Design conv, start of the top module:
module conv (
input [4:0] stride,
input  conv_enable, 
output reg [18:0] address1 , address2, write_address,
output reg end_reach, full_conv_end, dot_sum_end,
input clk,
input reset,
input [9:0] w1 ,h1,w2,h2,
output reg [9:0] width, height
  );
Size in the first run: about 2900 cells after synthesis, roughly 110 flip-flops, ~130 I/O pins, roughly 0.024 mm^2 of cells after synthesis.
export LEC_CHECK = 0
export CAP_MARGIN = 20
export CORE_MARGIN = 2
export CORE_UTILIZATION = 68
export CTS_CLUSTER_DIAMETER = 26
export CTS_CLUSTER_SIZE = 61
export MAX_ROUTING_LAYER = met4
export SETUP_SLACK_MARGIN = 1.56
export SLEW_MARGIN = 20
create_clock -name core_clock -period 8.79 [get_ports {clk}]
run.sh (not shown) runs the stock make flow with config.mk's settings and CLKGATE_MAP_FILE=.
The starting point did not get past global routing on ODB-0269.
Then changed:
--- a/flow/config.mk
+++ b/flow/config.mk
@@ -10,5 +10 @@
-export CORE_UTILIZATION = 68
-export CTS_CLUSTER_DIAMETER = 26
-export CTS_CLUSTER_SIZE = 61
-export MAX_ROUTING_LAYER = met4
-export SETUP_SLACK_MARGIN = 1.56
+export CORE_UTILIZATION = 40
==> flow/constraint.sdc (replaced) <==
create_clock -name core_clock -period 10.6 [get_ports {clk}]
set_input_delay 2.1200 -clock core_clock [delete_from_list [all_inputs] [get_ports {clk}]]
set_output_delay 2.1200 -clock core_clock [all_outputs]
set_load 0.01 [all_outputs]
What happened:
- Now the flow completed with no timing, DRC or antenna violations
- synthesized cell count stays the same
- die size came out higher by 68%
- area after synthesis is unchanged


Starting RTL as in the previous note.
clock: 8.67 ns
lec_check: 0
cap_margin: 20
core_margin: 2
core_utilization: 72
cts_cluster_diameter: 142
cts_cluster_size: 38
place_density_lb_addon: 0.01
setup_slack_margin: 2.49
slew_margin: 20
The starting point did not get past 5_1_grt on GRT-0232.
Edit:
--- a/flow/config.mk
+++ b/flow/config.mk
@@ -7,3 +7,3 @@
 export LEC_CHECK = 0
-export CAP_MARGIN = 20
+export CAP_MARGIN = 15
 export CORE_MARGIN = 2
@@ -12,4 +12,2 @@
 export CTS_CLUSTER_SIZE = 38
-export PLACE_DENSITY_LB_ADDON = 0.01
-export SETUP_SLACK_MARGIN = 2.49
 export SLEW_MARGIN = 20
==> flow/constraint.sdc (replaced) <==
create_clock -name core_clock -period 5.97 [get_ports {clk}]
set_input_delay 1.1940 -clock core_clock [delete_from_list [all_inputs] [get_ports {clk}]]
set_output_delay 1.1940 -clock core_clock [all_outputs]
set_load 0.01 [all_outputs]
=> The changed run died in 4_1_cts (DPL-0033). Area after synthesis does not change. Synthesized cell count stays the same. Die area does not change.
Edit:
--- a/flow/config.mk
+++ b/flow/config.mk
@@ -7,3 +7,4 @@
 export LEC_CHECK = 0
-export CAP_MARGIN = 15
+export CAP_MARGIN = 20
+export CORE_ASPECT_RATIO = 0.5
 export CORE_MARGIN = 2
@@ -12,2 +13,5 @@
 export CTS_CLUSTER_SIZE = 38
+export PLACE_DENSITY_LB_ADDON = 0.01
+export SETUP_SLACK_MARGIN = 2.49
 export SLEW_MARGIN = 20
+export TNS_END_PERCENT = 5
==> flow/constraint.sdc (replaced) <==
create_clock -name core_clock -period 8.67 [get_ports {clk}]
set_input_delay 1.7340 -clock core_clock [delete_from_list [all_inputs] [get_ports {clk}]]
set_output_delay 1.7340 -clock core_clock [all_outputs]
set_load 0.01 [all_outputs]
This time the run failed in 5_1_grt, error GRT-0232.
Area after synthesis stays the same.
Die size barely changes.
Synthesized cell count is unchanged.
Edit:
==> flow/config.mk (replaced) <==
export PLATFORM = sky130hd
export DESIGN_NAME = conv
export DESIGN_NICKNAME = conv
export VERILOG_FILES = /design/flow/design.v
export SDC_FILE = /design/flow/constraint.sdc
export NUM_CORES = 4
export LEC_CHECK = 0
export CAP_MARGIN = 20
export CORE_MARGIN = 2
export CORE_UTILIZATION = 58
export SLEW_MARGIN = 20
==> flow/constraint.sdc (replaced) <==
create_clock -name core_clock -period 8.5 [get_ports {clk}]
set_input_delay 1.7000 -clock core_clock [delete_from_list [all_inputs] [get_ports {clk}]]
set_output_delay 1.7000 -clock core_clock [all_outputs]
set_load 0.01 [all_outputs]
After rerunning: This time the run ran to the end with violations: negative setup slack; area after synthesis stays the same; die size goes up by a quarter to a third; synthesized cell count is unchanged.
